==> inputs of 05-22 <==
Design apb_master, start of the top module:
module apb_master(
  input pclk, 
  input preset,
  input [31:0]paddr,
  input pwrite,
  input [2:0]pprot,
  input [31:0]pwdata,
  input [3:0]pstrb,
  output  reg[31:0]prdata,
  output pslverr,
  output reg penable,
  output reg [3:0]psel,
  output reg pready
);
Settings: LEC_CHECK=0, CAP_MARGIN=20, CORE_ASPECT_RATIO=0.5, CORE_MARGIN=2, CORE_UTILIZATION=72, CTS_CLUSTER_DIAMETER=400, CTS_CLUSTER_SIZE=10, HOLD_SLACK_MARGIN=0.29, PLACE_DENSITY_LB_ADDON=0.0, SETUP_SLACK_MARGIN=0.89, SLEW_MARGIN=20; clock period 3.09 ns.
run.sh (not shown) runs the stock make flow with config.mk's settings and CLKGATE_MAP_FILE=.
==> 04-21: changes against 05-22 <==
CORE_ASPECT_RATIO = unset   (was 0.5)
CORE_UTILIZATION = 45   (was 72)
CTS_CLUSTER_DIAMETER = 298   (was 400)
CTS_CLUSTER_SIZE = unset   (was 10)
HOLD_SLACK_MARGIN = 0.11   (was 0.29)
PLACE_DENSITY = 0.6   (was unset)
PLACE_DENSITY_LB_ADDON = unset   (was 0.0)
SETUP_SLACK_MARGIN = unset   (was 0.89)
==> flow/constraint.sdc (replaced) <==
create_clock -name core_clock -period 8.0 [get_ports {pclk}]
set_input_delay 1.6000 -clock core_clock [delete_from_list [all_inputs] [get_ports {pclk}]]
set_output_delay 1.6000 -clock core_clock [all_outputs]
set_load 0.01 [all_outputs]
==> 04-20: changes against 05-22 <==
CORE_ASPECT_RATIO = unset   (was 0.5)
CTS_CLUSTER_DIAMETER = 396   (was 400)
CTS_CLUSTER_SIZE = 18   (was 10)
HOLD_SLACK_MARGIN = 0.28   (was 0.29)
PLACE_DENSITY = 0.39   (was unset)
PLACE_DENSITY_LB_ADDON = unset   (was 0.0)
SETUP_SLACK_MARGIN = 0.92   (was 0.89)
==> 02-02: changes against 05-22 <==
CORE_ASPECT_RATIO = unset   (was 0.5)
CORE_UTILIZATION = 25   (was 72)
CTS_CLUSTER_DIAMETER = unset   (was 400)
CTS_CLUSTER_SIZE = unset   (was 10)
HOLD_SLACK_MARGIN = unset   (was 0.29)
PLACE_DENSITY = 0.6   (was unset)
PLACE_DENSITY_LB_ADDON = unset   (was 0.0)
SETUP_SLACK_MARGIN = unset   (was 0.89)
==> flow/constraint.sdc (replaced) <==
create_clock -name core_clock -period 9.07 [get_ports {pclk}]
set_input_delay 1.8140 -clock core_clock [delete_from_list [all_inputs] [get_ports {pclk}]]
set_output_delay 1.8140 -clock core_clock [all_outputs]
set_load 0.01 [all_outputs]
==> deck_impl_summary.md <==
Synthesis and Place & Route Summary

Run status
  – Outcome: timing/DRC/antenna clean

Layout
  – Seq area share: 67.9%
  – Comb gate area: 32,800 µm²

Routing
  – Antenna Cells: 29

CTS
  – Clk pin slew, worst setup/hold paths: 0.06 ns

Power and ir drop
  – Switching Power: 0.00852 W

Setup path
  – Arr. time, crit path: 4.21 ns

Die
  – Width of the die: 806 µm
[end of results for 02-02]
==> deck_impl_summary.md <==
Synthesis and Place & Route Summary

Setup path
  – Gate family responsible for the most delay along the worst path: multiplexers
  – Arr. time, crit path: 2.15 ns

Layout
  – Seq area share: 68.0%
  – Comb gate area: 35,300 µm²

CTS
  – Clk pin slew, worst setup/hold paths: 0.08 ns

Power and ir drop
  – Switching Power: 0.0218 W

Run status
  – Outcome: timing/DRC/antenna clean

Routing
  – Antenna Cells: 18
[end of results for 04-20]
==> deck_impl_summary.md <==
Synthesis and Place & Route Summary

Die
  – Width of the die: 672 µm

Setup path
  – Arr. time, crit path: 2.13 ns

Run status
  – Outcome: timing/DRC/antenna clean

Power and ir drop
  – Switching Power: 0.0252 W

Layout
  – Seq area share: 66.0%
[end of results for 05-22]
==> deck_impl_summary.md <==
Synthesis and Place & Route Summary

Run status
  – Outcome: timing/DRC/antenna clean

Final timing
  – Final period util: 69.3%

Power and ir drop
  – Switching Power: 0.00954 W

Die
  – Width of the die: 601 µm

Layout
  – Seq area share: 69.7%

CTS
  – Clk pin slew, worst setup/hold paths: 0.06 ns
[end of results for 04-21]
Power figures rest on the tool's default switching activity, not on a simulated workload.
